==> flow/design.v <==
module JAM (
input CLK,
input RST,
output reg [2:0] W,
output reg [2:0] J,
input [6:0] Cost,
output reg [3:0] MatchCount,
output reg [9:0] MinCost,
output reg Valid );
reg [5:0]state;
reg [2:0]num[0:7];
reg [4:0]ix;
reg [9:0]tempCost;
reg [4:0]changePoint;
reg [4:0]n;
reg [4:0]max_min_pos;
reg [4:0]max_min_value;
always @(posedge CLK or posedge RST) 
begin
    if(RST)
    begin
		  W <= 0;
		  J <= 0;
		  Valid <= 0;
		  num[0] <= 0;
		  num[1] <= 1;
		  num[2] <= 2;
		  num[3] <= 3;
		  num[4] <= 4;
		  num[5] <= 5;
		  num[6] <= 6;
		  num[7] <= 7;
		  state <= 0;
		  ix <= 1;
		  tempCost <= 0;
		  MatchCount <= 0;
		  MinCost <= 1023;
		  changePoint <= 0;
		  n <= 10;
		  max_min_pos <= 0;
		  max_min_value <= 10;
    end
    else 
    begin
		case(state)
			5'd0:
			begin
				if(ix > 8)
				begin
					if(tempCost < MinCost)
					begin
						MatchCount <= 1;
						MinCost <= tempCost;
					end
					else if(tempCost == MinCost)
					begin
						MatchCount <= MatchCount + 1;
					end
					ix <= 1;
					tempCost <= 0;
					state <= 1;
				end
				else if(ix == 8)
				begin
					tempCost <= tempCost + Cost;
					ix <= ix + 1;
				end
				else
				begin
					tempCost <= tempCost + Cost;
					W <= ix;
					J <= num[ix];
					ix <= ix + 1;
				end
			end
			5'd1:
			begin
				if(num[7] > num[6])
				begin
					num[6] <= num[7];
					num[7] <= num[6];
					state <= 0;
					W <= 0;
					J <= num[0];
				end
				else if(num[6] > num[5])
				begin
					 if(num[7] > num[5] && num[7] < num[6])
					 begin
						num[7] <= num[6];
						num[5] <= num[7];
						num[6] <= num[5];
						state <= 0;
						W <= 0;
						J <= num[0];
					 end
					 else
					 begin
						num[5] <= num[6];
						num[6] <= num[7];
						num[7] <= num[5];
						state <= 0;
						W <= 0;
						J <= num[0];
					 end
				end
				else if(num[5] > num[4])
				begin
						if(num[6] < num[4] && ((num[7] < num[4]) || num[5] < num[7]) )
						begin
							num[4] <= num[5];
							num[5] <= num[7];
							num[7] <= num[4];
						end
						else if(num[6] > num[4] && num[5] > num[6] && num[7] < num[4])
						begin
							num[4] <= num[6];
							num[5] <= num[7];
							num[6] <= num[4];
							num[7] <= num[5];
						end
						else if(num[7] > num[4] && num[7] < num[6] && num[7] < num[5])
						begin
							num[4] <= num[7];
							num[5] <= num[4];
							num[7] <= num[5];
						end
						state <= 0;
						W <= 0;
						J <= num[0];
				end
				else if(num[4] > num[3])
				begin
					changePoint <= 3;
					state <= 2;
					n <= 4;
				end
				else if(num[3] > num[2])
				begin
					changePoint <= 2;
					state <= 2;
					n <= 3;
				end
				else if(num[2] > num[1])
				begin
					changePoint <= 1;
					state <= 2;
					n <= 2;
				end
				else if(num[1] > num[0])
				begin
					changePoint <= 0;
					state <= 2;
					n <= 1;
				end
				else
					state <= 4;
			end
			5'd2:
			begin
				if(n >= 8)
				begin
					num[changePoint] <= num[max_min_pos];
					num[max_min_pos] <= num[changePoint];
					state <= 3;
					max_min_value <= 10;
				end
				else
				begin
					if(num[n] > num[changePoint] && num[n] < max_min_value)
					begin
						max_min_pos <= n;
						max_min_value <= num[n];
					end
					n <= n + 1;
				end
			end
			5'd3:
			begin
				if(changePoint == 4)
				begin
					num[5] <= num[7];
					num[7] <= num[5];
				end
				else if(changePoint == 3)
				begin
					num[4] <= num[7];
					num[5] <= num[6];
					num[6] <= num[5];
					num[7] <= num[4];
				end
				else if(changePoint == 2)
				begin
					num[3] <= num[7];
					num[4] <= num[6];
					num[6] <= num[4];
					num[7] <= num[3];
				end
				else if(changePoint == 1)
				begin
					num[2] <= num[7];
					num[3] <= num[6];
					num[4] <= num[5];
					num[5] <= num[4];
					num[6] <= num[3];
					num[7] <= num[2];
				end
				else if(changePoint == 0)
				begin
					num[1] <= num[7];
					num[2] <= num[6];
					num[3] <= num[5];
					num[5] <= num[3];
					num[6] <= num[2];
					num[7] <= num[1];
				end
					state <= 0;
					W <= 0;
					J <= num[0];
			end
			5'd4:
			begin
				Valid <= 1;
			end
		endcase
    end
end
endmodule
==> flow/run.sh <==
#!/bin/bash
# the make line also repeats each setting of config.mk as NAME=value (left out here)
make -C /OpenROAD-flow-scripts/flow DESIGN_CONFIG=/design/flow/config.mk WORK_HOME=/design/flow/orfs CLKGATE_MAP_FILE= finish
==> flow/config.mk <==
export PLATFORM = sky130hd
export DESIGN_NAME = JAM
export DESIGN_NICKNAME = JAM
export VERILOG_FILES = /design/flow/design.v
export SDC_FILE = /design/flow/constraint.sdc
export NUM_CORES = 4
export LEC_CHECK = 0
export ABC_AREA = 1
export CAP_MARGIN = 20
export CELL_PAD_IN_SITES_GLOBAL_PLACEMENT = 0
export CORE_ASPECT_RATIO = 0.92
export CORE_MARGIN = 2
export CORE_UTILIZATION = 71
export GPL_ROUTABILITY_DRIVEN = 0
export MAX_ROUTING_LAYER = met4
export SLEW_MARGIN = 20
==> flow/constraint.sdc <==
create_clock -name core_clock -period 2.21 [get_ports {CLK}]
set_input_delay 0.4420 -clock core_clock [delete_from_list [all_inputs] [get_ports {CLK}]]
set_output_delay 0.4420 -clock core_clock [all_outputs]
set_load 0.01 [all_outputs]
==> summary.txt, run 1 <==
Implementation numbers.

- The post-synthesis xor/xnor area fraction reads 0.479%.
- From left edge to right edge, the die measures 110 um.
- The main area contributors are dfrtp_1 (17%), nand2_1 (15%), ha_1 (12%), dfstp_2 (10%), nand3_1 (6.5%).
- The chip occupies 11100 um2.
- The global routing usage summed across all routing layers reads 84.7%.
- The placeable core region is 10000 um2.
- The number of rows in the core area reads 35.
- The synthesized cell area is 7320 um2.
- The total CTS buffers is 9.
- The share of synthesized area occupied by flip-flops and latches reads 27.5%.
- The sum of net half-perimeters after detailed placement is 18700 um.
- The most common flop cell mapped by yosys reads dfrtp_1.
- The number of standard cells reported by yosys reads 1071.
- The placed cell count is 1295.
- Per the synthesis report, the number of distinct cell types is 52.
- Detailed placement reports a standard cell area of 8420 um2.
- The average footprint of a synthesized cell is 6.83 um2.
- Synthesis produced a netlist with a net count of 1149.
- The post-synthesis async set-or-reset flop share is 100%.
- The number of H-tree levels is 3.
- Looking at the clock tree report, the root buffer type is clkbuf_8.
- The largest combinational cell category by area is simple AND/OR/NAND/NOR gates.
- In the synthesized netlist, the number of instances is 1071.
- For reference, the mux area share after synthesis is 0.410%.
- For reference, the top cells by count after synthesis are nand2_1 (286), inv_1 (108), nand3_1 (95).
- The adder and majority gate portion of the synthesized area is 11.9%.
- The synthesized design spends more area on one cell type than any other, namely dfrtp_1.
- The number of clock sinks came to 79.
- The compound-gate portion of the synthesized area reads 18.1%.
- The most numerous cell in the Yosys netlist is nand2_1.
- The initial cell density of the core is 73.0%.
- The die is 101 um tall.
- The area share of the largest cell type after synthesis is 17.4%.
- The stage where the run came to a stop is global routing (5_1_grt).
- The number of primary I/O pins reads 30.
- The run stopped with a tool error.
- Once synthesis finished, the tally of register bits stood at 79.
- The tool reported: "[ERROR GRT-0232] Routing congestion too high. Check the congestion heatmap in the GUI".
- The warning count from the yosys run reads 2.
- The total of buffers placed on input and output ports reads 29.
- The synthesized netlist devotes 32.6% of its cell area to simple gates.
- The post-synth tally of flip-flops with integrated enable is 0.
- Counting along the longest clock path gives a buffer depth of 2.
- The synthesis area per yosys is 7320 um2.
- The global route total overflow is 140.
## timing repair
| item | 4_1_cts |
|---|---|
| cloned | 1 |
| resized | 66 |
| hold endpoints to repair | 0 |
| buffers inserted | 14 |
| endpoints found under the setup margin | 30 |
| hold buffers | 0 |
| pin swaps | 49 |
## metal layers
| metal | global-route usage [%] | overflow |
|---|---|---|
| met5 | - | - |
| met1 | 80.9 | 7 |
| met4 | 89.4 | 59 |
| met2 | 97.6 | 67 |
| met3 | 69.9 | 7 |
## stage by stage
| stage | TNS, ns | setup WS, ns | power, mW | util, % |
|---|---|---|---|---|
| CTS | -2.19 | -0.283 | 2.60 | 89.9 |
| global placement | -0.845 | -0.135 | 1.57 | 83.9 |
| floorplan | -0.277 | -0.0540 | 1.53 | - |
| detailed placement | -2.26 | -0.292 | 1.57 | 83.9 |
==> run 2: changes to the inputs <==
ABC_AREA = 0   (was 1)
CAP_MARGIN = 0   (was 20)
CELL_PAD_IN_SITES_DETAIL_PLACEMENT = 0   (was not set)
CORE_ASPECT_RATIO = 1.39   (was 0.92)
CORE_UTILIZATION = 15   (was 71)
CTS_CLUSTER_DIAMETER = 207   (was not set)
HOLD_SLACK_MARGIN = 0.25   (was not set)
MIN_ROUTING_LAYER = met2   (was not set)
PLACE_DENSITY_LB_ADDON = 0.13   (was not set)
SETUP_SLACK_MARGIN = 1.08   (was not set)
TNS_END_PERCENT = 15   (was not set)
clock period = 4.76 ns   (was 2.21 ns; I/O delays follow)
==> run 2 against run 1 <==
The run now finishes clean; synthesized area down 5.1%; die area went up to 4.3 times the previous value; synthesized cell count down 22%.
==> summary.txt, run 2 <==
Reports from this run.

- The global route total overflow is 0.
- The cell area that synthesis handed to floorplanning was 6940 um2.
- For the worst min-delay path, the startpoint reported by OpenROAD is max_min_value[3]$_DFFE_PP1P_.
- The global routing usage summed across all routing layers reads 20.7%.
- In the synthesized netlist, the cells that appear most often are nand2_1 (93), o21ai_0 (85), ha_1 (68).
- The count of buffer and inverter cells on the critical path is 1.
- The area used by sequential logic in the layout reads 2010 um2.
- The number of global-route vias before repair reads 10124.
- The total chip power reads 1.49 mW.
- The synthesis area per yosys is 6940 um2.
- The path type of the worst min-delay path reads register to register.
- The worst-margin pin slew reads 1.12 ns.
- The die width reads 186 um.
- The area share of the largest cell type after synthesis is 18.4%.
- The power of the combinational group is 0.0462 mW.
- The combinational share of power is 3.1%.
- According to the floorplan report, the placeable core area is 45600 um2.
- The power per cell area reads 179 nW/um2.
- The pre-CTS worst setup slack reads 1.08 ns.
- The arrival time at the worst endpoint reads 3.90 ns.
- The run finished with no timing, DRC or antenna violations.
- Looking at the reg2reg group, the worst path starts from num[4][2]$_DFFE_PP1P_.
- The warning count from the yosys run reads 2.
- The height of the chip reads 258 um.
- For reference, the final report shows the max-slew violation count at 0.
- The net count after synthesis reads 917.
- The sum of net half-perimeters after detailed placement reads 21200 um.
- The worst register-to-register path depth is 8.
- The final layout contains 931 nets.
- The clock insertion delay at the later pin of the skew report reads 0.37 ns.
- In this run the deepest clock path goes through 2 buffers.
- The final count of negative-setup-slack endpoints is 0.
- The gate family responsible for the most delay along the worst path is simple AND/OR/NAND/NOR gates.
- Antenna repair during routing inserted a diode count of 0.
- The hold violation count in the final report is 0.
- Compared with the post-synthesis result, the final layout area differs by 19.7%.
- The clock transition time at the flip-flop clock pins of the worst setup and hold paths reads 0.07 ns.
- The net load switching power is 0.375 mW.
- Across the VDD grid, the largest voltage drop is 0.130 mV.
- Looking at area per cell type in the netlist, the leader is dfrtp_1.
- The average footprint of a synthesized cell is 8.27 um2.
- The hold buffer count at cts reads 0.
- The routed design has 31300 um of wire.
- The post-synthesis async set-or-reset flop share is 100%.
- The largest stage delay on the critical path is 0.75 ns.
- After the first detailed-routing iteration, the DRC count stood at 1721.
- Setup repair after global routing could not meet its margin everywhere.
- The wire length of the first global-routing pass is 45900 um.
- The number of storage elements in the synthesis netlist is 79.
- Looking at the critical path, the highest net fanout was 10.
- The number of primary I/O pins is 30.
- The share of the core area taken by cells at floorplan is 15.2%.
- Per the OpenROAD timing report, the critical path contains 8 cells.
- The cell type with the highest occurrence count on the critical path is and3_1.
- The post-synth tally of flip-flops with integrated enable is 0.
- The part of the cycle the worst path needs is 75.8%.
- The share of total power dissipated in the clock network is 51.7%.
- After filler insertion, the fill cell instance count of the layout stands at 5227.
- Among all stages on the critical path, the largest delay is contributed by dfstp_2.
- In this run, power in flip-flops and latches comes to 0.672 mW.
- For this run, design rule violations remaining after detail routing come to 0.
- Nets still carrying antenna violations after routing amount to 0.
- The slack of the worst reg-to-reg path reads 1.15 ns.
- The aggregate negative setup slack reads 0 ns.
- The cell area after layout reads 8310 um2.
- The number of instances in the synthesized netlist reads 839.
- For reference, the top cells by area after synthesis are dfrtp_1 (18%), ha_1 (12%), dfstp_2 (11%), o21ai_0 (6.1%), mux2i_1 (5.6%).
- The max-cap check violation count is 0.
- Clock tree synthesis found a total of 79 sinks.
- The initial antenna violation count reads 0.
- The capture point of the critical path was reported as num[7][1]$_DFFE_PP1P_.
- The share of total power in sequential cells is 45.2%.
- The clock tree root driver cell is clkbuf_16.
- The report lists the cells along the critical path as inv_1 > ha_1 > and3_1 > a31oi_1 > nand4_1 > and3_1 > a311oi_1 > mux2_2.
- The compound-gate portion of the synthesized area reads 26.1%.
- The leakage power total reads 3.15 nW.
- The data required time of the worst path reads 5.06 ns.
- The chip occupies 48000 um2.
- The total via count in the routed design reads 9107.
- The adder and majority gate portion of the synthesized area reads 12.5%.
- Cells fill 18.2% of the core in the end.
- The per-cell via count in the routed design reads 6.20.
- The launching element type of the critical path reads a register.
- The OpenROAD warning count is 38.
- The design internal power reads 1.11 mW.
- According to the timing report, the critical path is launched from num[4][2]$_DFFE_PP1P_.
- The total of buffers placed on input and output ports reads 29.
- The endpoint of the worst hold path is max_min_value[3]$_DFFE_PP1P_.
- The total CTS buffers reads 9.
- The detail-routed net length per standard cell is 21.3 um.
- The number of rows in the core area reads 92.
- In this run the critical register-to-register path is captured at num[7][1]$_DFFE_PP1P_.
- The first detailed-routing pass ran for 9 iterations.
- The kind of critical path reads register to register.
- The number of H-tree levels reads 3.
- The power attributed to the clock group reads 0.768 mW.
- Sequential elements use 29.0% of the synthesized area.
- The setup clock skew after layout is 0.0169 ns.
- Multiplexer cells account for 9.25% of the synthesized area.
- The netlist uses 77 different library cells.
- Leaving out buffers and inverters, the combinational logic in the layout accounts for 4540 um2.
- TritonCTS built the clock tree.
- The largest combinational cell category by area is AND-OR/OR-AND gates.
- Net switching is 25.2% of the power.
- Once routing completed, OpenROAD measured the worst setup slack at 1.15 ns.
- The worst max-slew margin expressed relative to the limit reads 24.6%.
- For this design, Yosys synthesis ends with a cell count of 839.
- The minimum clock period is 3.61 ns.
- Summing the areas of all xor and xnor instances in the mapped netlist gives 1.01% of the synthesized area.
- The largest net degree at the start of global routing reads 59.
- The largest power group reads clock.
- The worst hold path was traced through 2 stages.
- Summing all placed instances gives a cell area of 7960 um2.
- The timing-limited maximum frequency is 277 MHz.
- The most common flop cell mapped by yosys is dfrtp_1.
- The most numerous cell in the Yosys netlist is nand2_1.
- The kind of end point of the critical path is a register.
- Of the total synthesized cell area, the portion taken by AND, OR, NAND and NOR gates is 15.9%.
## run 2: metal layers
| layer | track usage (%) | wire [um] |
|---|---|---|
| met1 | - | 0 |
| met2 | 24.7 | 16400 |
| met3 | 25.8 | 12700 |
| met4 | 3.68 | 2230 |
| met5 | - | 0 |
## run 2: metrics by stage
| stage | hold slack, ns | cells |
|---|---|---|
| 2_1_floorplan | 0.433 | 839 |
| 3_3_place_gp | 0.471 | 1452 |
| 3_5_place_dp | 0.460 | 1452 |
| 4_1_cts | 0.471 | 1468 |
| 5_1_grt | 0.510 | 1469 |
| 6_report | 0.473 | 1469 |
## run 2: timing repair
| item | CTS | global route |
|---|---|---|
| cloned | 0 | 0 |
| buffers inserted | 0 | 1 |
| pin swaps | 0 | 2 |
| endpoints found under the setup margin | 3 | 13 |
| resized | 2 | 7 |
## run 2: cell type report
type | count | area share, %
Clock buffer | 11 | 2.92
Clock inverter | 5 | 0.693
Inverter | 61 | 2.79
Multi-Input combinational cell | 650 | 54.6
Sequential cell | 79 | 24.2
Tap cell | 611 | 9.20
Timing Repair Buffer | 52 | 5.57
==> run 3: changes to the inputs <==
ABC_AREA = not set   (was 0)
CAP_MARGIN = 20   (was 0)
CELL_PAD_IN_SITES_DETAIL_PLACEMENT = not set   (was 0)
CELL_PAD_IN_SITES_GLOBAL_PLACEMENT = not set   (was 0)
CORE_ASPECT_RATIO = not set   (was 1.39)
CORE_UTILIZATION = 66   (was 15)
CTS_CLUSTER_DIAMETER = 335   (was 207)
GPL_ROUTABILITY_DRIVEN = not set   (was 0)
HOLD_SLACK_MARGIN = not set   (was 0.25)
MAX_ROUTING_LAYER = not set   (was met4)
MIN_ROUTING_LAYER = not set   (was met2)
PLACE_DENSITY_LB_ADDON = not set   (was 0.13)
SETUP_SLACK_MARGIN = not set   (was 1.08)
TNS_END_PERCENT = not set   (was 15)
clock period = 2.46 ns   (was 4.76 ns; I/O delays follow)
==> run 3 against run 2 <==
The flow now stops in global routing (5_1_grt); synthesized cell count is the same; synthesized area is the same; die area shrank 76%.
==> summary.txt, run 3 <==
Implementation numbers.

- The stopping stage reads global routing (5_1_grt).
- The synthesis area per yosys is 6940 um2.
- The area of placed instances is 8570 um2.
- The number of H-tree levels reads 3.
- The global routing usage summed across all routing layers is 65.7%.
- The largest combinational cell category by area is AND-OR/OR-AND gates.
- The adder and majority gate portion of the synthesized area is 12.5%.
- The post-synth tally of flip-flops with integrated enable is 0.
- The leading area contributor after synthesis reads dfrtp_1.
- During I/O placement, the number of pins put on the boundary was 30.
- After its last routability iteration, the placer logged a weighted congestion of 1.13.
- Sorting the synthesized cells by area gives the leading types as dfrtp_1 (18%), ha_1 (12%), dfstp_2 (11%), o21ai_0 (6.1%), mux2i_1 (5.6%).
- The first error in the log reads "[ERROR GRT-0116] Global routing finished with congestion. Check the congestion regions in the DRC Viewer".
- The CTS sink count reads 79.
- The total of buffers placed on input and output ports is 29.
- The initial cell density of the core is 67.5%.
- By count the netlist is led by nand2_1 (93), o21ai_0 (85), ha_1 (68).
- According to the dpl log, the detail-placed design has an HPWL of 18900 um.
- The area share of the largest cell type after synthesis is 18.4%.
- The most numerous cell in the Yosys netlist reads nand2_1.
- Per Yosys stat, the portion of area used by sequential elements is 29.0%.
- The number of standard cells reported by yosys reads 839.
- The compound-gate portion of the synthesized area is 26.1%.
- The area share of and/or/nand/nor cells after synthesis reads 15.9%.
- CTS reports a maximum clock tree buffer depth of 2.
- The post-synthesis xor/xnor area fraction reads 1.01%.
- The die is 107 um wide.
- The total CTS buffers is 9.
- The warning count from the yosys run reads 2.
- The most used flip-flop cell after synthesis is dfrtp_1.
- Summing every instance area after synthesis gives 6940 um2.
- Once synthesis finished, the tally of register bits stood at 79.
- The post-synthesis async set-or-reset flop share is 100%.
- The tally of unique sky130hd cells used after synthesis is 77.
- The placed cell count reads 1109.
- Each instance of the synthesized netlist takes up on average 8.27 um2.
- The height of the chip reads 107 um.
- The report lists the number of standard-cell rows as 37.
- The chip occupies 11400 um2.
- The number of instances in the synthesized netlist reads 839.
- The share of synthesized area spent on multiplexers reads 9.25%.
- The net count after synthesis reads 917.
- Recorded from the global router log, the overflow total was 5.
- The clock tree root driver cell reads clkbuf_8.
- The flow did not finish.
- The placeable core region reads 10300 um2.
==> run 3: per-layer routing <==
layer  GRT usage, %  GRT overflow
met2           87.2             1
met4           58.8             4
met3           45.3             0
met5           11.0             0
met1           67.8             0
==> run 3: metrics by stage <==
| step | setup WS, ns | total power [mW] | utilization (%) | hold WS (ns) |
|---|---|---|---|---|
| after CTS | -0.802 | 2.32 | 92.3 | 0.492 |
| after detailed placement | -0.895 | 1.42 | 83.4 | 0.463 |
| after global placement | -0.629 | 1.41 | 83.4 | 0.447 |
| after floorplan | -0.561 | 1.37 | - | 0.433 |
==> run 3: timing repair <==
action	4_1_cts
resized	109
buffers inserted	31
endpoints found under the setup margin	29
pin swaps	52
hold buffers	0
endpoints found under the hold margin	0
==> run 4: changes to the inputs <==
CAP_MARGIN = 15   (was 20)
CORE_ASPECT_RATIO = 0.87   (was not set)
CORE_UTILIZATION = 65   (was 66)
CTS_CLUSTER_DIAMETER = 28   (was 335)
HOLD_SLACK_MARGIN = -0.08   (was not set)
SETUP_SLACK_MARGIN = 0.94   (was not set)
TNS_END_PERCENT = 5   (was not set)
clock period = 3.25 ns   (was 2.46 ns; I/O delays follow)
==> run 4 against run 3 <==
Now fails the layout checks on setup timing; synthesized area unchanged; die area increased by 1.5%; synthesized cell count unchanged.
==> summary.txt, run 4 <==
Reports from this run.

- The setup clock skew after layout is 0.00980 ns.
- The placed cell count is 993.
- The share of synthesized area occupied by flip-flops and latches is 29.0%.
- The switching fraction of total power reads 21.7%.
- At the end of the flow, the number of nets in the layout was 961.
- The total of buffers placed on input and output ports is 29.
- The power report attributes to the clock group a share of 51.2%.
- The number of buffers on the longest clock path reads 2.
- The detail-routed net length per standard cell is 23.4 um.
- The launching element type of the critical path reads a register.
- The net count after synthesis is 917.
- Per the slew report, the remaining headroom to the max-slew limit stands at 42.9%.
- Following the worst setup path forward leads to its endpoint at max_min_value[0]$_DFFE_PP0P_.
- Global routing finished with a remaining overflow of 0.
- The largest stage delay on the critical path is 0.57 ns.
- The setup slack after layout is -0.0971 ns.
- The aggregate negative setup slack reads -0.404 ns.
- The per-cell via count in the routed design is 7.05.
- The share of total power in sequential cells reads 45.7%.
- The hold buffer count at cts reads 0.
- The clock transition time at the flip-flop clock pins of the worst setup and hold paths is 0.06 ns.
- The fill cell total of the finished layout reads 633.
- Counting pins that exceed their max-slew limit in the final report gives 0.
- The sequential logic power reads 0.985 mW.
- The area added between synthesis and finish is 25.0%.
- The violated checks flagged are setup timing.
- The post-synthesis xor/xnor area fraction is 1.01%.
- The post-synthesis async set-or-reset flop share is 100%.
- The overall chip area is 11500 um2.
- The cell depth of the worst hold path is 1.
- The power report lists the combinational group at 0.0675 mW.
- The CTS sink count is 79.
- The total CTS buffers reads 9.
- The number of primary I/O pins reads 30.
- The peak fanout along the critical path reads 6.
- The count of buffer and inverter cells on the critical path is 2.
- In the power breakdown, the biggest contributor is clock.
- The total chip power reads 2.16 mW.
- The most numerous cell in the Yosys netlist reads nand2_1.
- The number of global-route vias before repair came to 6908.
- The cell area after layout reads 8670 um2.
- Summing all multiplexer cells gives an area fraction of 9.25%.
- The total via count in the routed design reads 7171.
- The arrival time at the worst endpoint reads 3.59 ns.
- The power attributed to the clock group is 1.10 mW.
- The number of standard cells reported by yosys is 839.
- The leakage power total is 3.48 nW.
- The remaining number of nets flagged by the antenna check after routing is 0.
- Setup repair after global routing could not meet its margin everywhere.
- The endpoint of the worst hold path is Valid$_DFFE_PP0P_.
- The first element of the critical path reads n[1]$_DFFE_PP1P_.
- The worst supply voltage drop on vdd is 0.384 mV.
- The synthesis run shows the most used standard cells to be nand2_1 (93), o21ai_0 (85), ha_1 (68).
- The die is 100 um tall.
- The clock insertion delay at the later pin of the skew report is 0.34 ns.
- The wire length of the first global-routing pass reads 36200 um.
- Among the non-sequential cells, AND-OR/OR-AND gates take the most area.
- In the finished design, the share of the clock period the worst path needs comes to 103%.
- The final weighted congestion recorded by global placement is 1.01.
- The initial antenna violation count is 0.
- dfrtp_1 takes more of the synthesized area than any other cell.
- Setup slack on the worst reg-to-reg path comes out at -0.1 ns.
- The final cell count without fillers reads 1017.
- The timing-limited maximum frequency reads 299 MHz.
- The sum of net half-perimeters after detailed placement is 15800 um.
- Averaged over all synthesized cells, the footprint is 8.27 um2.
- The detailed-route wire length reads 23800 um.
- The post-synth tally of flip-flops with integrated enable is 0.
- The worst-path cell with the longest stage delay reads dfstp_2.
- The tally of unique sky130hd cells used after synthesis is 77.
- The number of cells on the worst reg-to-reg path is 14.
- The worst-margin pin slew reads 0.851 ns.
- All stages included, the depth of the critical timing path comes to 14.
- Combinational logic is responsible for 3.1% of the overall power.
- The pre-CTS setup check shows a worst slack of -0.104 ns.
- Once layout is complete, the utilization of the core stands at 82.5%.
- The die width is 115 um.
- Registers take 2030 um2.
- The OpenROAD warning count reads 42.
- The count of unresolved DRC violations after routing reads 0.
- The initial cell density of the core is 66.0%.
- The critical path is of the register to register type.
- Traced cell by cell, the critical path runs through inv_2 > ha_4 > a222oi_1 > and3_1 > a21oi_1 > buf_4 > ha_1 > o21ai_1 > a21oi_2 > nand2_1 > a2bb2o_4 > a21oi_4 > nand3_1 > o41ai_2.
- The violation count after the first detailed-route iteration is 861.
- The most critical min-delay path falls under register to register.
- The power per cell area reads 249 nW/um2.
- According to the timing report, the data required time at the worst endpoint equals 3.49 ns.
- The adder and majority gate portion of the synthesized area reads 12.5%.
- The final count of negative-setup-slack endpoints reads 6.
- The run finished, with violations left.
- The reg-to-reg critical path startpoint is n[1]$_DFFE_PP1P_.
- The most common flop cell mapped by yosys is dfrtp_1.
- The CTS tree reads built.
- Summed over its instances, the top area cell type makes up 18.4% of the synthesized netlist area.
- The max-cap check violation count reads 0.
- The number of rows in the core area is 35.
- For this design the total switching power over the nets is 0.468 mW.
- The post-placement cell area is 7560 um2.
- The synthesis area per yosys reads 6940 um2.
- The warning count from the yosys run is 2.
- The area of combinational cells with multiple inputs is 5200 um2.
- The compound-gate portion of the synthesized area reads 26.1%.
- The minimum clock period reads 3.35 ns.
- The number of instances in the synthesized netlist is 839.
- The gate family responsible for the most delay along the worst path reads AND-OR/OR-AND gates.
- The clock tree root driver cell is clkbuf_16.
- The final hold slack is 0.467 ns.
- The hold violation count in the final report reads 0.
- The destination of the worst register-to-register timing path reads max_min_value[0]$_DFFE_PP0P_.
- STA lists the startpoint of the worst hold path as Valid$_DFFE_PP0P_.
- Ranked by total cell area, the synthesized netlist is headed by dfrtp_1 (18%), ha_1 (12%), dfstp_2 (11%), o21ai_0 (6.1%), mux2i_1 (5.6%).
- The number of storage elements in the synthesis netlist is 79.
- The detailed-router iteration count before antenna repair is 10.
- The final antenna diode tally reported by the flow is 0.
- The global routing usage summed across all routing layers reads 40.5%.
- After synthesis the cells add up to 6940 um2.
- The H-tree was split into 3 levels.
- The kind of end point of the critical path reads a register.
- The area share of and/or/nand/nor cells after synthesis is 15.9%.
- The region available for standard cell placement spans 10500 um2.
- In the power breakdown, the internal column shows 1.69 mW.
- Entering global routing, the biggest net connects 45 pins.
## run 4: cell type report
cell class                      instances  share of cell area (%)
Multi-Input combinational cell        650                    60.0
Clock buffer                           11                    2.68
Timing Repair Buffer                   82                    8.34
Clock inverter                          5                   0.952
Tap cell                              129                    1.86
Inverter                               61                    2.80
Sequential cell                        79                    23.4
## run 4: timing repair
action                                 4_1_cts  5_1_grt
pin swaps                                   50       66
setup endpoints to repair                   58       60
gates resized                               92       82
endpoints found under the hold margin        0        0
buffers inserted                             5        3
## run 4: metal layers
| layer | track usage, % | wire (um) |
|---|---|---|
| met1 | 53.0 | 9230 |
| met2 | 63.2 | 10700 |
| met3 | 9.24 | 2610 |
| met4 | 20.5 | 1320 |
| met5 | 0 | 0 |
==> run 5: changes to the inputs <==
ABC_AREA = 1   (was not set)
CAP_MARGIN = 40   (was 15)
CELL_PAD_IN_SITES_GLOBAL_PLACEMENT = 3   (was not set)
CORE_ASPECT_RATIO = 0.77   (was 0.87)
CORE_UTILIZATION = 59   (was 65)
CTS_CLUSTER_DIAMETER = not set   (was 28)
GPL_ROUTABILITY_DRIVEN = 1   (was not set)
HOLD_SLACK_MARGIN = not set   (was -0.08)
MIN_ROUTING_LAYER = met2   (was not set)
SETUP_SLACK_MARGIN = 0.22   (was 0.94)
SLEW_MARGIN = 5   (was 20)
TNS_END_PERCENT = not set   (was 5)
clock period = 2.69 ns   (was 3.25 ns; I/O delays follow)
==> run 5 against run 4 <==
The run now fails in global placement without I/O (3_1_place_gp_skip_io); die area is 16% higher; synthesized cell count is 28% higher; synthesized area is 5.4% higher.
==> summary.txt, run 5 <==
Implementation numbers.

- The run stopped with a tool error.
- According to the logs, the last stage reached was global placement without I/O (3_1_place_gp_skip_io).
- The tool reported: "[ERROR GPL-0301] Utilization 143.623 % exceeds 100%".
- The die width is 131 um.
- The area share of the largest cell type after synthesis is 17.4%.
- The share of synthesized area occupied by flip-flops and latches reads 27.5%.
- In the post-synthesis netlist, the biggest area contributors are dfrtp_1 (17%), nand2_1 (15%), ha_1 (12%), dfstp_2 (10%), nand3_1 (6.5%).
- The share of synthesized area spent on multiplexers is 0.410%.
- The synthesis area per yosys reads 7320 um2.
- The leading area contributor after synthesis reads dfrtp_1.
- The most common flop cell mapped by yosys is dfrtp_1.
- The post-synthesis xor/xnor area fraction is 0.479%.
- The synthesized cell area reads 7320 um2.
- The placeable core region reads 12000 um2.
- The adder and majority gate portion of the synthesized area reads 11.9%.
- After synthesis, the most frequently instantiated cells are nand2_1 (286), inv_1 (108), nand3_1 (95).
- The largest combinational cell category by area is simple AND/OR/NAND/NOR gates.
- The height of the chip is 102 um.
- The number of storage elements in the synthesis netlist reads 79.
- Each instance of the synthesized netlist takes up on average 6.83 um2.
- The number of rows in the core area is 35.
- The net count after synthesis reads 1149.
- The warning count from the yosys run reads 2.
- The initial cell density of the core is 60.8%.
- The most numerous cell in the Yosys netlist is nand2_1.
- The number of standard cells reported by yosys reads 1071.
- The cell-mix breakdown from Yosys lists the simple-gate area share as 32.6%.
- The compound-gate portion of the synthesized area is 18.1%.
- The post-synthesis async set-or-reset flop share reads 100%.
- In the Yosys stats the netlist draws on 52 distinct library cells.
- The post-synth tally of flip-flops with integrated enable is 0.
- The floorplan step defined a die boundary enclosing 13300 um2.
- The number of instances in the synthesized netlist reads 1071.
==> run 6: changes to the inputs <==
ABC_AREA = not set   (was 1)
CAP_MARGIN = 20   (was 40)
CELL_PAD_IN_SITES_GLOBAL_PLACEMENT = not set   (was 3)
CORE_ASPECT_RATIO = 1.17   (was 0.77)
CORE_MARGIN = 9   (was 2)
CORE_UTILIZATION = 46   (was 59)
CTS_CLUSTER_SIZE = 51   (was not set)
GPL_ROUTABILITY_DRIVEN = 0   (was 1)
MIN_ROUTING_LAYER = not set   (was met2)
PLACE_DENSITY = 0.61   (was not set)
SETUP_SLACK_MARGIN = 0.21   (was 0.22)
SLEW_MARGIN = 40   (was 5)
clock period = 2.58 ns   (was 2.69 ns; I/O delays follow)
==> run 6 against run 5 <==
The layout now fails its checks (setup timing); die area is 49% higher; synthesized area down 5.1%; synthesized cell count down 22%.
==> summary.txt, run 6 <==
Reports from this run.

- The per-cell via count in the routed design is 6.21.
- The minimum clock period is 3.19 ns.
- The global routing usage summed across all routing layers reads 25.5%.
- The logic depth of the worst path, buffers included reads 13.
- The detail-routed net length per standard cell reads 21.3 um.
- The total via count in the routed design reads 7490.
- The first element of the critical path is n[1]$_DFFE_PP1P_.
- The report lists the violated layout checks as setup timing.
- The worst-path cell with the longest stage delay reads dfstp_2.
- The fill cell total of the finished layout is 1246.
- The largest combinational cell category by area is AND-OR/OR-AND gates.
- The average footprint of a synthesized cell reads 8.27 um2.
- The area of placed instances reads 8610 um2.
- The report shows a maximum critical-path fanout of 5.
- The worst supply voltage drop on vdd is 0.305 mV.
- Per STA, the highest per-stage delay on the worst path measures 0.59 ns.
- The number of global-route vias before repair is 7645.
- Counting stages on the worst path, the most repeated cell is a31oi_1.
- The area share of and/or/nand/nor cells after synthesis reads 15.9%.
- The slack of the worst reg-to-reg path reads -0.61 ns.
- The global route total overflow reads 0.
- OpenSTA lists the critical path endpoint as max_min_pos[0]$_DFFE_PP0P_.
- The OpenROAD warning count reads 40.
- Setup repair after global routing could not meet its margin everywhere.
- The die width reads 132 um.
- The finished cells cover 9610 um2.
- Multiplexer cells account for 9.25% of the synthesized area.
- The launching element type of the critical path reads a register.
- The number of H-tree levels is 3.
- The overall chip area is 19900 um2.
- The power attributed to the clock group is 1.45 mW.
- The arrival time at the worst endpoint reads 3.42 ns.
- The count of nets after finishing reads 1080.
- The design internal power is 2.16 mW.
- The final number of max-transition violations is 0.
- The post-synth tally of flip-flops with integrated enable reads 0.
- For this run, the top clock speed supported by timing is 314 MHz.
- Setup slack on the critical path of the routed design comes to -0.607 ns.
- The reg-to-reg critical path startpoint is n[1]$_DFFE_PP1P_.
- The switching fraction of total power is 22.1%.
- In this run the tool buffered the top-level ports with 29 buffer cells.
- The detailed-route wire length is 25700 um.
- According to the report, the first pass of detailed routing completed in 5 iterations.
- Along the worst hold path, the cell count comes to 1.
- The number of rows in the core area is 48.
- The flow reports that sequential cells draw 44.7% of the design power.
- For the final database, setup skew stands at 0.0122 ns.
- The number of primary I/O pins reads 30.
- The most common flop cell mapped by yosys reads dfrtp_1.
- The tally of unique sky130hd cells used after synthesis reads 77.
- According to the floorplan report, the die height is 151 um.
- The worst-margin pin slew is 0.707 ns.
- The leakage power total is 4.04 nW.
- The number of buffers on the longest clock path is 2.
- The post-synthesis async set-or-reset flop share is 100%.
- The net load switching power is 0.613 mW.
- The clock tree root driver cell is clkbuf_16.
- Looking at the reg2reg group, the worst path ends at max_min_pos[0]$_DFFE_PP0P_.
- The number of storage elements in the synthesis netlist is 79.
- By area the synthesized netlist is led by dfrtp_1 (18%), ha_1 (12%), dfstp_2 (11%), o21ai_0 (6.1%), mux2i_1 (5.6%).
- Counting both buffers and inverters, the worst setup path holds a total of 1.
- The DRC violation total left in the routed layout is recorded as 0.
- The required time at the worst endpoint is listed as 2.81 ns.
- The run finished, with violations left.
- The area share of the largest cell type after synthesis reads 18.4%.
- nand2_1 is the most common cell in the netlist.
- The endpoint of the worst hold path reads Valid$_DFFE_PP0P_.
- The final antenna diode count reads 0.
- The violation count after the first detailed-route iteration is 845.
- The warning count from the yosys run is 2.
- The number of standard cells reported by yosys reads 839.
- The sum of net half-perimeters after detailed placement is 18800 um.
- The worst max-slew margin expressed relative to the limit is 52.5%.
- The share of synthesized area occupied by flip-flops and latches reads 29.0%.
- The biggest area contributor in the post-synthesis netlist is dfrtp_1.
- The combinational share of power is 3.2%.
- The hold buffer count at cts is 0.
- The net count after synthesis reads 917.
- The kind of critical path is register to register.
- The synthesized cell area reads 6940 um2.
- The power per cell area reads 289 nW/um2.
- The placeable core region is 14800 um2.
- STA classifies the critical path endpoint as a register.
- The adder and majority gate portion of the synthesized area is 12.5%.
- The final count of negative-setup-slack endpoints is 20.
- OpenROAD reports that the post-layout worst path occupies 124% of the period.
- The type recorded for the worst min-delay path is register to register.
- The pre-CTS worst setup slack is -0.583 ns.
- The power of the combinational group reads 0.0883 mW.
- The synthesis area per yosys reads 6940 um2.
- The largest power group reads clock.
- The first global-routing pass estimated 40400 um of wire.
- At the floorplan stage, the core utilization is reported as 47.0%.
- The clock insertion delay at the later pin of the skew report reads 0.36 ns.
- The number of instances in the synthesized netlist reads 839.
- The CTS tree is built.
- The count of nets left with antenna violations once routing finished came out at 0.
- The compound-gate portion of the synthesized area reads 26.1%.
- The post-synthesis xor/xnor area fraction reads 1.01%.
- The CTS sink count is 79.
- The sequential logic power reads 1.24 mW.
- The largest net degree at the start of global routing reads 64.
- The max-cap check violation count is 0.
- Traced cell by cell, the critical path runs through inv_4 > ha_4 > or2_4 > a31oi_1 > nor2_1 > a31oi_1 > ha_1 > and2_4 > a211oi_4 > o21ai_1 > o31a_2 > a2111oi_4 > mux2_1.
- The share of power burned in the clock network is 52.1%.
- The initial antenna violation count is 0.
- The hold violation count in the final report reads 0.
- The total CTS buffers is 9.
- Ranked by instance count, the synthesized netlist is headed by nand2_1 (93), o21ai_0 (85), ha_1 (68).
- The launch point of the worst hold path reads state[1]$_DFF_PP0_.
- In the CTS report, the clock slew at the register clock pins of the worst setup and hold paths is listed as 0.06 ns.
- Between the synthesized netlist and the finished layout, the area growth was recorded as 38.5%.
- The number of cell instances on the worst register-to-register path is 13.
- Per STA, the worst path accumulates the most delay in the family AND-OR/OR-AND gates.
## run 6: area by class of cell
type	count	area [um2]	area share (%)
sequential	79	2010	20.9
timing repair buffer	199	1670	17.4
clock buffer	12	246	2.56
tap	200	250	2.60
inverter	61	245	2.55
clock inverter	4	77.6	0.807
multi-input combinational	652	5100	53.1
## run 6: what timing repair did
action,in CTS,in global routing
setup buffers,20,7
setup endpoints to repair,42,47
pin swaps,43,22
cloned,2,0
resized,74,37
## run 6: routing by layer
metal  global-route usage, %  up-vias  wire length, um
li1                        -     3416                -
met1                    29.3     3576             9850
met2                    44.0      394            12200
met3                    4.64      104             2220
met4                    14.4        0             1370
met5                       0        -                0
## run 6: stage by stage
| stage | cells | utilization [%] | hold WS [ns] | total power [mW] | TNS, ns |
|---|---|---|---|---|---|
| after detailed placement | 1162 | 58.3 | 0.456 | 1.35 | -5.40 |
| after global placement | 1162 | 58.2 | 0.456 | 1.35 | -4.65 |
| after floorplan | 839 | - | 0.433 | 1.31 | -2.57 |
| after CTS | 1200 | 63.9 | 0.471 | 2.79 | -3.24 |
| after global routing | 1207 | 65.1 | 0.493 | 2.86 | -6.16 |
| final | 1207 | 65.1 | 0.463 | 2.77 | -3.83 |
==> run 7: changes to the inputs <==
CORE_ASPECT_RATIO = not set   (was 1.17)
CORE_MARGIN = 2   (was 9)
CORE_UTILIZATION = 65   (was 46)
CTS_CLUSTER_SIZE = not set   (was 51)
GPL_ROUTABILITY_DRIVEN = not set   (was 0)
PLACE_DENSITY = not set   (was 0.61)
SETUP_SLACK_MARGIN = 0.94   (was 0.21)
SLEW_MARGIN = 20   (was 40)
clock period = 3.59 ns   (was 2.58 ns; I/O delays follow)
==> run 7 against run 6 <==
The run now finishes clean; first-iteration DRC count rose by 34%; setup slack improved by 0.82 ns; die area fell by 42%; sequential power fell by 28%; critical path type unchanged; via count rose by 0.85%; routed wire length barely moved; combinational power fell by 32%; clock skew rose by 0.0043 ns; utilization rose by 19 points; synthesized cell count did not move; sequential share of layout area rose by 2.4 points.
==> summary.txt, run 7 <==
Reports from this run.

- The slack of the worst reg-to-reg path is 0.21 ns.
- The tally of unique sky130hd cells used after synthesis is 77.
- The destination of the worst register-to-register timing path is max_min_pos[2]$_DFFE_PP0P_.
- CTS saw 79 sinks.
- The sum of net half-perimeters after detailed placement reads 15800 um.
- The minimum clock period is 3.38 ns.
- The launch point of the worst hold path is max_min_value[3]$_DFFE_PP1P_.
- For this run, the chip area from Yosys synthesis comes to 6940 um2.
- After synthesis, flip-flops and latches occupy 29.0% of the total area.
- The most common flop cell mapped by yosys is dfrtp_1.
- By count the netlist is led by nand2_1 (93), o21ai_0 (85), ha_1 (68).
- The area of combinational cells with multiple inputs reads 5090 um2.
- The cell-mix breakdown from Yosys lists the XOR/XNOR area share as 1.01%.
- The detailed-router iteration count before antenna repair is 8.
- The aggregate negative setup slack is 0 ns.
- The largest net degree at the start of global routing reads 45.
- The global route total overflow is 0.
- The flow ran to the end and the layout has no timing, DRC or antenna violations.
- The timing-limited maximum frequency reads 296 MHz.
- The remaining number of nets flagged by the antenna check after routing reads 0.
- For reference, the top cells by area after synthesis are dfrtp_1 (18%), ha_1 (12%), dfstp_2 (11%), o21ai_0 (6.1%), mux2i_1 (5.6%).
- Synthesis handed over a netlist of 839 instances.
- Per the timing report, the biggest fanout along the worst path comes to 6.
- The final weighted congestion in routability-driven placement reads 1.00.
- The most numerous cell in the Yosys netlist is nand2_1.
- The final number of max-transition violations reads 0.
- In the routed netlist, the antenna diode instances number 0.
- The part of the cycle the worst path needs is 94.2%.
- The count of nets after finishing reads 994.
- The share of synthesized area spent on multiplexers reads 9.25%.
- The area added between synthesis and finish is 26.0%.
- The design draws 1.69 mW.
- The clock passes through at most 2 buffers.
- The number of rows in the core area reads 37.
- Setup repair after global routing could not meet its margin everywhere.
- The violation tally recorded at the end of detailed-routing iteration 0 is 1129.
- The net count after synthesis reads 917.
- The number of standard cells reported by yosys is 839.
- The number of H-tree levels is 3.
- The clock arrives with 0.0165 ns of skew.
- TritonCTS built the clock tree.
- The cell area after layout is 8740 um2.
- The largest power group is sequential cells.
- The area used by sequential logic in the layout reads 2040 um2.
- The number of global-route vias before repair reads 7294.
- The critical path contains buffers and inverters numbering 3 combined.
- The first element of the critical path is n[1]$_DFFE_PP1P_.
- According to the floorplan report, the placeable core area is 10400 um2.
- The detailed-route wire length reads 25700 um.
- The number of primary I/O pins reads 30.
- The average footprint of a synthesized cell is 8.27 um2.
- The share of power burned in the clock network is 43.8%.
- The total CTS buffers is 9.
- For this design the ratio of total power to cell area is 193 nW/um2.
- Broken down by cell family, the worst path's largest delay share belongs to AND-OR/OR-AND gates.
- The launching element type of the critical path is a register.
- The die width reads 107 um.
- The switching fraction of total power reads 26.4%.
- In the power breakdown, the internal column shows 1.24 mW.
- The stage logs contain a warning count of 42.
- The clock insertion delay at the later pin of the skew report reads 0.39 ns.
- Per the OpenROAD floorplan log, the area of the die is 11500 um2.
- The logic depth of the worst path, buffers included is 13.
- Combinational power for this build is 0.0600 mW.
- The fill cell total of the finished layout is 603.
- In the final routed layout, each cell accounts on average for 24.3 um.
- The number of storage elements in the synthesis netlist reads 79.
- The wire length of the first global-routing pass reads 38000 um.
- The largest combinational cell category by area is AND-OR/OR-AND gates.
- In the global route stage, overall resource usage came out at 42.7%.
- For this run, the detailed router reports a per-instance via density of 7.15.
- The worst-path cell with the longest stage delay reads dfstp_2.
- The leakage power total reads 3.57 nW.
- The arrival time at the worst endpoint reads 3.66 ns.
- The combinational share of power is 3.6%.
- STA reports the tightest min-delay check as being of type register to register.
- Checking max transition, the worst relative margin is 34.1%.
- The max-cap check violation count reads 0.
- Looking at the setup timing report, the critical path kind is register to register.
- The floorplan step records an initial core utilization of 66.9%.
- The largest stage delay on the critical path reads 0.63 ns.
- The launch point of the worst register-to-register path is recorded as n[1]$_DFFE_PP1P_.
- The post-synthesis async set-or-reset flop share reads 100%.
- The worst supply voltage drop on vdd reads 0.193 mV.
- The number of cell instances on the worst register-to-register path reads 13.
- Per the finish-stage timing summary, setup violations number 0.
- The sequential logic power is 0.891 mW.
- The registers of the reported paths see a clock transition of 0.10 ns.
- Hold analysis lists the worst path endpoint as max_min_value[3]$_DFFE_PP1P_.
- Traced cell by cell, the critical path runs through inv_4 > ha_4 > or2_4 > buf_4 > o21ai_1 > a21oi_2 > buf_4 > ha_1 > nand2_1 > nand3_1 > nand2b_4 > a2111oi_4 > mux2_4.
- The kind of end point of the critical path reads a register.
- For reference, the final report shows the hold violation count at 0.
- The worst-margin pin slew is 0.989 ns.
- In this run, the synthesized area fraction spent on adder and majority cells is recorded as 12.5%.
- The clock network consumes a total of 0.739 mW.
- The compound-gate portion of the synthesized area is 26.1%.
- The cell type with the highest occurrence count on the critical path reads buf_4.
- Yosys mapped a number of flops with a built-in enable equal to 0.
- The data required time of the worst path reads 3.87 ns.
- Input and output buffers added on the ports amount to 29.
- The synthesized cell area reads 6940 um2.
- The leading area contributor after synthesis is dfrtp_1.
- The area share of the largest cell type after synthesis reads 18.4%.
- The clock tree root driver cell reads clkbuf_8.
- The cell depth of the worst hold path is 2.
- The destination of the critical timing path reads max_min_pos[2]$_DFFE_PP0P_.
- The share of total power in sequential cells is 52.7%.
- For this run, design rule violations remaining after detail routing come to 0.
- The area of placed instances is 7460 um2.
- The switching component of the power was reported as 0.446 mW.
- The total via count in the routed design is 7554.
- The initial antenna violation count reads 0.
- During synthesis, Yosys emitted a total of 2 warnings.
- The height of the chip reads 107 um.
- The area share of and/or/nand/nor cells after synthesis reads 15.9%.
run 7: final cells by class:
type / count / share of cell area (%)
Multi-Input combinational cell: 650 / 58.2
Inverter: 61 / 2.78
Clock inverter: 7 / 0.902
Timing Repair Buffer: 115 / 11.4
Tap cell: 136 / 1.95
Clock buffer: 9 / 1.42
Sequential cell: 79 / 23.3
run 7: layer usage:
metal	wire (um)	share of wire [%]	GRT usage, %	vias up
met4	1820	7.1	25.5	0
met2	11600	45	67.9	612
met3	2930	11	8.17	199
li1	-	-	-	3232
met5	0	0	0	-
met1	9360	36	53.8	3511
run 7: stage by stage:
step	util, %	instances	setup slack, ns	hold slack, ns
after CTS	79.3	1031	0.359	0.477
after global placement	72.0	978	0.399	0.447
final	84.3	1057	0.210	0.479
after global routing	84.3	1057	0.152	0.501
after floorplan	-	839	0.569	0.433
after detailed placement	72.0	978	0.182	0.454
run 7: timing repair:
action / in CTS / in global routing
hold buffers: 0 / 0
endpoints found under the setup margin: 41 / 40
setup buffers: 37 / 26
pin swaps: 23 / 23
gates resized: 63 / 78
==> run 8: changes to the inputs <==
CORE_UTILIZATION = 72   (was 65)
SETUP_SLACK_MARGIN = not set   (was 0.94)
clock period = 5.29 ns   (was 3.59 ns; I/O delays follow)
==> run 8 against run 7 <==
Maximum frequency fell by 13%; clock skew rose by 0.0042 ns; synthesized area did not move; largest power group unchanged; utilization fell by 4.7 points; worst hold slack got worse by 0.0061 ns; sequential cell count did not move.
==> summary.txt, run 8 <==
Reports from this run.

- The post-synthesis async set-or-reset flop share reads 100%.
- The number of cell instances on the worst register-to-register path is 11.
- The cell sitting at the root of the clock tree is a clkbuf_8.
- TritonCTS built the clock tree.
- Pin placement for this block handled 30 I/O pins.
- The number of cells on the worst hold path is listed as 1.
- The height of the chip is 102 um.
- The detailed router placed 6847 vias in this run.
- The count of nets after finishing reads 911.
- The number of rows in the core area reads 35.
- Endpoints failing hold in the final report were tallied at 0.
- After clock tree synthesis, the flow added hold-fix buffers numbering 0.
- The setup check on the worst reg-to-reg path leaves a slack of 1.42 ns.
- The aggregate negative setup slack reads 0 ns.
- The path type of the worst min-delay path is register to register.
- The per-cell via count in the routed design reads 7.08.
- The number of buffers on the longest clock path reads 2.
- The worst setup path is of the register to register kind.
- With fillers left out, the area of the finished cells amounts to 7390 um2.
- The adder and majority gate portion of the synthesized area reads 12.5%.
- The wire length on met3 reads 2740 um.
- The final antenna diode count reads 0.
- The clock tree has to reach 79 sinks.
- The number of storage elements in the synthesis netlist is 79.
- The worst max-slew margin expressed relative to the limit reads 22.3%.
- The data required time of the worst path reads 5.57 ns.
- The final cell count without fillers reads 967.
- The post-synthesis xor/xnor area fraction is 1.01%.
- The gate family responsible for the most delay along the worst path reads AND-OR/OR-AND gates.
- The largest power group reads sequential cells.
- The top routing layer in use is met4.
- In this run the power density over the cells is 147 nW/um2.
- In the finished design, the share of the clock period the worst path needs comes to 73.2%.
- The overall chip area reads 10400 um2.
- The detail-routed net length per standard cell reads 21.8 um.
- The flow reports power dissipated in the clock network as 0.442 mW.
- The number of standard cells reported by yosys reads 839.
- The most numerous cell in the Yosys netlist is nand2_1.
- The sum of net half-perimeters after detailed placement is 14800 um.
- The wire length of the first global-routing pass reads 34100 um.
- For the finished layout, the period the worst path requires is 3.87 ns.
- The global routing usage summed across all routing layers is 42.4%.
- The largest stage delay on the critical path is 0.79 ns.
- Setup repair after global routing left no endpoint under its margin.
- The destination of the critical timing path reads max_min_pos[2]$_DFFE_PP0P_.
- The area share of and/or/nand/nor cells after synthesis reads 15.9%.
- The compound-gate portion of the synthesized area is 26.1%.
- Detailed routing placed a total of 9520 um of wire on met2.
- The violation tally recorded at the end of detailed-routing iteration 0 is 887.
- The launch point of the worst register-to-register path is recorded as changePoint[0]$_DFFE_PP0P_.
- The synthesis area per yosys is 6940 um2.
- The timing report gives the clock slew at the launch and capture registers of the worst setup and hold paths as 0.11 ns.
- For this run the aggregate overflow at the end of global routing stands at 0.
- The worst setup path is launched from a register.
- The detailed placer reported the number of placed instances as 951.
- The worst-margin pin slew is 1.16 ns.
- The largest combinational cell category by area is AND-OR/OR-AND gates.
- At the floorplan stage, the core utilization is reported as 74.8%.
- The OpenROAD warning count is 39.
- The max-cap check violation count is 0.
- The arrival time at the worst endpoint reads 4.15 ns.
- The power of the combinational group is 0.0384 mW.
- The peak fanout along the critical path reads 27.
- The number of setup buffers added after CTS is 0.
- The utilization after layout reads 79.6%.
- The initial antenna violation count was 0.
- The synthesized cell area is 6940 um2.
- The placement stage leaves a total instance area of 7210 um2.
- The final hold slack reads 0.473 ns.
- The final count of negative-setup-slack endpoints is 0.
- The net count after synthesis reads 917.
- In the synthesized netlist, mux cells make up 9.25% of the area.
- The first detailed-routing pass ran for 9 iterations.
- The wire length the detailed router placed on met1 is 7560 um.
- Per the final report, max-transition violations number 0.
- The sequential logic power reads 0.605 mW.
- The count of buffer and inverter cells on the critical path is 1.
- The largest net degree at the start of global routing reads 52.
- For reference, the post-synthesis area per instance comes to 8.27 um2.
- For this block, the routed nets add up to 21100 um of wire.
- The warning count from the yosys run is 2.
- The most common flop cell mapped by yosys is dfrtp_1.
- In this run the critical path is formed by inv_1 > ha_1 > a222oi_1 > mux2_2 > ha_1 > and2_1 > a211oi_2 > o21ai_1 > o31a_2 > a2111oi_4 > mux2_1.
- The post-synth tally of flip-flops with integrated enable is 0.
- The power report puts the net switching power at 0.290 mW.
- The design internal power reads 0.795 mW.
- By area the synthesized netlist is led by dfrtp_1 (18%), ha_1 (12%), dfstp_2 (11%), o21ai_0 (6.1%), mux2i_1 (5.6%).
- The switching fraction of total power reads 26.7%.
- In this build the clock could be raised as far as 258 MHz.
- The share of synthesized area occupied by flip-flops and latches is 29.0%.
- Looking at the power breakdown, sequential logic takes 55.7% of the total.
- The final weighted congestion recorded by global placement is 1.04.
- The cell type with the highest occurrence count on the critical path reads ha_1.
- The tally of unique sky130hd cells used after synthesis is 77.
- The combinational share of power reads 3.5%.
- The number of H-tree levels reads 3.
- The leading area contributor after synthesis reads dfrtp_1.
- The leakage power total reads 2.99 nW.
- The kind of end point of the critical path is a register.
- After technology mapping, the gate count stands at 839.
- The logic depth of the worst path, buffers included is 11.
- The flow ran to the end and the layout has no timing, DRC or antenna violations.
- For reference, the critical path is launched at changePoint[0]$_DFFE_PP0P_.
- The later pin in the worst-skew pair is clocked with a latency of 0.39 ns.
- For reference, the top cells by count after synthesis are nand2_1 (93), o21ai_0 (85), ha_1 (68).
- The launch point of the worst hold path is state[1]$_DFF_PP0_.
- Measured along the x axis, the die boundary spans 102 um.
- The area added between synthesis and finish is 6.43%.
- Across the VDD grid, the largest voltage drop is 0.152 mV.
- The share of power burned in the clock network reads 40.7%.
- In this run the standard cell core region covers 9280 um2.
- Per the post-route antenna check, the number of violating nets is 0.
- The destination of the worst register-to-register timing path reads max_min_pos[2]$_DFFE_PP0P_.
- The number of global-route vias before repair reads 6756.
- TritonRoute reported its final design rule violation total as 0.
- The total CTS buffers reads 9.
- The area share of the largest cell type after synthesis reads 18.4%.
- The worst hold path terminates at Valid$_DFFE_PP0P_.
- In this run, post-CTS repair resized a total of 0 instances.
- The total of buffers placed on input and output ports reads 29.
- Between clock sinks in the finished design, the worst skew comes to 0.0207 ns.
- The slowest stage of the critical path is the ha_1 cell.
[run 8: area by class of cell]
cell class / count / area (um2)
timing repair buffer: 32 / 313
fill: 603 / 1900
tap: 129 / 161
sequential: 79 / 2010
multi-input combinational: 650 / 4500
clock buffer: 9 / 124
clock inverter: 7 / 52.6
inverter: 61 / 230
[run 8: through the flow]
stage | power, mW | setup slack [ns]
floorplan | 0.639 | 2.02
global placement | 0.652 | 1.62
detailed placement | 0.654 | 1.49
CTS | 1.08 | 1.47
global route | 1.12 | 1.18
finish | 1.09 | 1.42
[run 8: per-layer routing]
metal	track usage, %	vias up
li1	-	3072
met1	53.6	3134
met2	66.2	505
met3	10.9	136
met4	23.8	0
met5	0	-
==> run 9: changes to the inputs <==
ABC_AREA = 1   (was not set)
CTS_CLUSTER_DIAMETER = 301   (was not set)
PLACE_DENSITY = 0.79   (was not set)
clock period = 2.51 ns   (was 5.29 ns; I/O delays follow)
==> run 9 against run 8 <==
The layout now fails its checks (setup timing); combinational power went up to 2.5 times the previous value; setup slack worse by 1.9 ns; maximum frequency rose by 31%; routed wire length increased by 56%; worst hold slack better by 0.0017 ns.
==> summary.txt, run 9 <==
Reports from this run.

- The logic depth of the worst path, buffers included is 10.
- Counting I/O delays and the setup requirement, the final critical path takes 2.96 ns.
- The timing-limited maximum frequency is 338 MHz.
- The number of primary I/O pins is 30.
- The CTS sink count reads 79.
- The largest power group reads sequential cells.
- The share of synthesized area spent on multiplexers is 0.410%.
- The height of the chip is 105 um.
- The pre-CTS worst setup slack reads -0.0897 ns.
- The largest stage delay on the critical path is 0.70 ns.
- The OpenROAD report gives the critical path a data arrival time of 3.24 ns.
- The most critical min-delay path falls under input port to asynchronous set/reset pin.
- The overall chip area reads 11000 um2.
- The later pin in the worst-skew pair is clocked with a latency of 0.39 ns.
- The detailed-router iteration count before antenna repair reads 28.
- The sum of net half-perimeters after detailed placement reads 19300 um.
- The count of nets after finishing reads 1233.
- In this run the remaining antenna-violating nets after routing total 0.
- The tree is rooted in a clkbuf_8.
- In this run the maximum-capacitance check reported violations numbering 0.
- The slack of the worst reg-to-reg path reads -0.45 ns.
- The design internal power reads 1.70 mW.
- Per the slew report, the remaining headroom to the max-slew limit stands at 41.6%.
- The violation count after the first detailed-route iteration reads 2397.
- The clock transition time at the flip-flop clock pins of the worst setup and hold paths is 0.11 ns.
- The warning count from the yosys run is 2.
- Of the total synthesized cell area, the portion taken by AND, OR, NAND and NOR gates is 32.6%.
- For reference, the most critical setup path is categorized as register to register.
- In this run, synthesis inferred 0 flip-flops with an integrated enable.
- The total via count in the routed design is 9381.
- In this run the tools logged warnings totalling 40.
- The final weighted congestion in routability-driven placement reads 1.08.
- The number of instances in the synthesized netlist is 1071.
- The hold violation count in the final report is 0.
- On the final layout, the worst clock skew is 0.0206 ns.
- The switching fraction of total power is 27.9%.
- By area the synthesized netlist is led by dfrtp_1 (17%), nand2_1 (15%), ha_1 (12%), dfstp_2 (10%), nand3_1 (6.5%).
- The power attributed to the clock group reads 0.985 mW.
- The most numerous cell in the Yosys netlist is nand2_1.
- For reference, the placement row count at floorplan is 36.
- The final number of max-transition violations is 0.
- After synthesis, the most frequently instantiated cells are nand2_1 (286), inv_1 (108), nand3_1 (95).
- The number of buffers on the longest clock path is 2.
- The count of unresolved DRC violations after routing is 0.
- The detailed-route wire length is 33000 um.
- Per the placement log, port buffering inserted 29 buffers.
- The average footprint of a synthesized cell reads 6.83 um2.
- The worst supply voltage drop on vdd reads 0.355 mV.
- After detailed placement, the design holds a cell count of 1264.
- A clean result was blocked by setup timing.
- The worst register-to-register path has a depth of 10.
- The final count of negative-setup-slack endpoints reads 18.
- The area share of the largest cell type after synthesis reads 17.4%.
- The synthesized cell area is 7320 um2.
- The placeable core region reads 9820 um2.
- Excluding fillers, the count of instances in the completed layout stands at 1294.
- The count of buffer and inverter cells on the critical path reads 2.
- The gate family responsible for the most delay along the worst path is AND-OR/OR-AND gates.
- The post-synthesis xor/xnor area fraction is 0.479%.
- By instance count, the cell type seen most on the critical path is o21ai_0.
- The destination of the critical timing path is n[0]$_DFFE_PP0P_.
- The compound-gate portion of the synthesized area is 18.1%.
- The power of the combinational group is 0.0973 mW.
- The detail-routed net length per standard cell reads 25.5 um.
- Among the non-sequential cells, simple AND/OR/NAND/NOR gates take the most area.
- The netlist uses 52 different library cells.
- Traced cell by cell, the critical path runs through inv_1 > ha_1 > a21oi_1 > o21ai_0 > nand2_1 > inv_1 > o21ai_0 > o21ai_0 > nand2_1 > o21ai_1.
- TritonCTS built the clock tree.
- Per the run report, area growth between synthesis and finish was 17.0%.
- The leakage power total reads 4.28 nW.
- The number of standard cells reported by yosys is 1071.
- The net count after synthesis is 1149.
- The largest net degree at the start of global routing reads 39.
- The destination of the worst register-to-register timing path is n[0]$_DFFE_PP0P_.
- The clock network accounts for 41.8% of the total power.
- According to the floorplan report, the die width is 105 um.
- The part of the cycle the worst path needs reads 118%.
- The worst setup path is captured at a register.
- The number of clock buffers added by TritonCTS is 9.
- The largest total area in the synthesized netlist belongs to dfrtp_1.
- Setup repair after global routing could not meet its margin everywhere.
- The data required time of the worst path is 2.79 ns.
- Among all flip-flop cells after synthesis, the most frequent one is dfrtp_1.
- The worst-margin pin slew reads 0.867 ns.
- The flow ran to the end, but the layout failed its checks.
- The launching element type of the critical path is a register.
- The worst-path cell with the longest stage delay is o21ai_0.
- The wire length of the first global-routing pass reads 44200 um.
- The adder and majority gate portion of the synthesized area is 11.9%.
- The per-cell via count in the routed design reads 7.25.
- The share of total power dissipated in sequential elements is 54.1%.
- The first element of the critical path reads num[2][2]$_DFFE_PP0P_.
- The setup slack after layout is -0.451 ns.
- The number of global-route vias before repair reads 8506.
- The clock H-tree reported by CTS has 3 levels.
- The sequential logic power is 1.27 mW.
- The final hold slack reads 0.475 ns.
- The flow reports that combinational logic draws 4.1% of the design power.
- The initial cell density of the core is 74.5%.
- The synthesis area per yosys is 7320 um2.
- The reg-to-reg critical path startpoint is num[2][2]$_DFFE_PP0P_.
- The initial antenna violation count is 2.
- Max fanout on the critical path was recorded as 6.
- Per the synth log, the flip-flop and latch total comes to 79.
- The share of synthesized area occupied by flip-flops and latches is 27.5%.
- The net load switching power is 0.656 mW.
- The global route total overflow is 0.
- The post-synthesis async set-or-reset flop share is 100%.
- Global routing consumed, over all layers together, 51.4% of the routing resources.
- The power per cell area is 275 nW/um2.
## run 9: cell type report
class,instances,area [um2]
Timing Repair Buffer,102,866
Fill cell,522,1250
Sequential cell,79,2010
Clock inverter,4,30.0
Multi-Input combinational cell,834,4830
Tap cell,133,166
Antenna cell,1,2.50
Clock buffer,12,145
Inverter,129,508
## run 9: per-stage QoR
step	utilization, %	cell area [um2]	setup TNS [ns]	total power, mW
3_5_place_dp	82.2	8070	-0.465	1.38
6_report	87.2	8560	-3.16	2.36
2_1_floorplan	-	7320	0	1.34
5_1_grt	87.2	8560	-7.96	2.39
4_1_cts	84.1	8260	0	2.28
3_3_place_gp	82.2	8070	0	1.37
## run 9: routing by layer
metal | share of wire, % | vias to the layer above | track usage [%] | routed length [um]
met5 | 0.094 | - | 0 | 31
met4 | 14 | 2 | 43.0 | 4640
met3 | 16 | 501 | 15.3 | 5380
met2 | 40 | 1119 | 80.7 | 13200
met1 | 29 | 4007 | 57.3 | 9710
li1 | - | 3752 | - | -
## run 9: what timing repair did
item,CTS,global route
hold endpoints to repair,0,0
hold buffers,0,0
pin swaps,0,19
resized,3,51
setup buffers,0,13
endpoints found under the setup margin,7,25
No activity file was given, so power comes from the tool's default toggle rates.
